## mdc
module mdc (clk, rst_n, start, A, B, out, done);
input clk, rst_n, start;
input [7:0] A, B;
output reg [7:0] out;
output reg done;
reg [1:0] state;
reg [7:0] A_aux, B_aux;
localparam IDLE = 2'b00;
localparam SUBTRACT = 2'b01;
localparam FINISHED = 2'b10;
always @(posedge clk or negedge rst_n) begin
    if (!rst_n) begin
        state <= IDLE;
        out <= 0;
        done <= 0;
    end else begin
        done <= 0;
        case (state)
            IDLE: begin
                state <= IDLE;
                if (start) begin
                    state <= SUBTRACT;
                    A_aux <= A;
                    B_aux <= B;
                end
            end
            SUBTRACT: begin
                state <= SUBTRACT;
                if (A_aux > B_aux)
                    A_aux <= A_aux - B_aux;
                else if (B_aux > A_aux)
                    B_aux <= B_aux - A_aux;
                else
                    state <= FINISHED;
            end
            FINISHED: begin
                state <= IDLE;
                done <= 1;
                out <= A_aux;
            end
            default: state <= IDLE;
        endcase
    end
end
endmodule
Size in the first run: about 210 cells after synthesis, ~28 flip-flops, ~28 I/O pins, ~0.0020 mm2 of cells after synthesis.
Settings: LEC_CHECK=0, CAP_MARGIN=40, CORE_MARGIN=2, CORE_UTILIZATION=72, CTS_BUF_LIST=sky130_fd_sc_hd__clkbuf_16, CTS_CLUSTER_SIZE=69, GPL_ROUTABILITY_DRIVEN=0, GPL_TIMING_DRIVEN=1, PLACE_DENSITY=0.38, SETUP_SLACK_MARGIN=0.29, SLEW_MARGIN=20; clock period 3.94 ns.
run.sh (not shown) runs the stock make flow with config.mk's settings and CLKGATE_MAP_FILE=.
The first run passed the timing, DRC and antenna checks.
==> next run, changes <==
CORE_UTILIZATION = 68   (was 72)
CTS_CLUSTER_SIZE = default   (was 69)
GPL_ROUTABILITY_DRIVEN = default   (was 0)
GPL_TIMING_DRIVEN = default   (was 1)
PLACE_DENSITY = default   (was 0.38)
SETUP_SLACK_MARGIN = default   (was 0.29)
clock period = 2.21 ns   (was 3.94 ns; I/O delays follow)
With this change the flow ended with an error in 5_1_grt.
Die size rises by a few percent.
Synthesized cell count stays the same.
Area after synthesis does not change.
==> next run, changes <==
CAP_MARGIN = 20   (was 40)
CORE_UTILIZATION = 59   (was 68)
clock period = 1.86 ns   (was 2.21 ns; I/O delays follow)
The new run ended with an error in 5_1_grt (DPL-0033).
Die size rises by about a fifth.
Synthesized cell count stays the same.
Synthesized area does not change.
==> next run, changes <==
CORE_UTILIZATION = 40   (was 59)
clock period = 4.0 ns   (was 1.86 ns; I/O delays follow)
Result: The changed run completed with no timing, DRC or antenna violations; die area grows by 44%; synthesized area stays the same; synthesized cell count does not change.
==> next run, changes <==
CORE_ASPECT_RATIO = 0.5   (was default)
CORE_UTILIZATION = 69   (was 40)
TNS_END_PERCENT = 15   (was default)
The changed run produced a clean layout.
Design area went down by 2.0%.
Die area went down by 40%.
Count of clock-buffer cells in the layout went down by 1.
Synthesized area does not change.
Sequential share of layout area went up by 0.65 points.
Worst hold slack stays flat.
Via count went up by 17%.
Power went up by 6.6%.
==> next run, changes <==
CORE_ASPECT_RATIO = default   (was 0.5)
CORE_UTILIZATION = 40   (was 69)
CTS_CLUSTER_DIAMETER = 386   (was default)
CTS_CLUSTER_SIZE = 100   (was default)
TNS_END_PERCENT = 5   (was 15)
The changed run finished with timing, DRC and antenna clean; final area climbs by a few percent; power decreases by a few percent; count of clock-buffer cells in the layout grows by 1; utilization decreases by 38 points; setup slack improves by 0.23 ns; routed wire length came out lower by a quarter to a third; clock skew went up by 0.0053 ns; via count drops by about a fifth; maximum frequency increases by a little under a tenth.

build 63:
The RTL this note starts from:
==> flow/design.v <==
module mdc (clk, rst_n, start, A, B, out, done);
input clk, rst_n, start;
input [7:0] A, B;
output reg [7:0] out;
output reg done;
reg [1:0] state;
reg [7:0] A_aux, B_aux;
localparam IDLE = 2'b00;
localparam SUBTRACT = 2'b01;
localparam FINISHED = 2'b10;
always @(posedge clk or negedge rst_n) begin
    if (!rst_n) begin
        state <= IDLE;
        out <= 0;
        done <= 0;
    end else begin
        done <= 0;
        case (state)
            IDLE: begin
                state <= IDLE;
                if (start) begin
                    state <= SUBTRACT;
                    A_aux <= A;
                    B_aux <= B;
                end
            end
            SUBTRACT: begin
                state <= SUBTRACT;
                if (A_aux > B_aux)
                    A_aux <= A_aux - B_aux;
                else if (B_aux > A_aux)
                    B_aux <= B_aux - A_aux;
                else
                    state <= FINISHED;
            end
            FINISHED: begin
                state <= IDLE;
                done <= 1;
                out <= A_aux;
            end
            default: state <= IDLE;
        endcase
    end
end
endmodule
make LEC_CHECK=0 CAP_MARGIN=40 CORE_ASPECT_RATIO=1.52 CORE_MARGIN=2 CORE_UTILIZATION=56 CTS_BUF_LIST=sky130_fd_sc_hd__clkbuf_16 CTS_CLUSTER_DIAMETER=214 CTS_CLUSTER_SIZE=89 GPL_TIMING_DRIVEN=1 PLACE_DENSITY=0.36 SLEW_MARGIN=20 TNS_END_PERCENT=5 finish   # period 4.87 ns
> inputs changed (build 63 -> trial 27)
# build 63
export LEC_CHECK = 0
export CAP_MARGIN = 40
export CORE_ASPECT_RATIO = 1.52
export CORE_MARGIN = 2
export CORE_UTILIZATION = 56
export CTS_BUF_LIST = sky130_fd_sc_hd__clkbuf_16
export CTS_CLUSTER_DIAMETER = 214
export CTS_CLUSTER_SIZE = 89
export GPL_TIMING_DRIVEN = 1
export PLACE_DENSITY = 0.36
export SLEW_MARGIN = 20
export TNS_END_PERCENT = 5
create_clock -name core_clock -period 4.87 [get_ports {clk}]
# trial 27
export LEC_CHECK = 0
export CAP_MARGIN = 40
export CORE_ASPECT_RATIO = 0.5
export CORE_MARGIN = 10
export CORE_UTILIZATION = 56
export CTS_BUF_LIST = sky130_fd_sc_hd__clkbuf_16
export CTS_CLUSTER_DIAMETER = 214
export CTS_CLUSTER_SIZE = 89
export GPL_TIMING_DRIVEN = 1
export HOLD_SLACK_MARGIN = 0.27
export PLACE_DENSITY = 0.36
export SETUP_SLACK_MARGIN = 1.41
export SLEW_MARGIN = 20
export TNS_END_PERCENT = 5
create_clock -name core_clock -period 4.87 [get_ports {clk}]
[summary]
- Trial 27 vs build 63: power down in trial 27
- Wire length of the first global-routing pass: higher on build 63
- Compared with build 63, trial 27 shows a higher via count.
Power figures rest on the tool's default switching activity, not on a simulated workload.
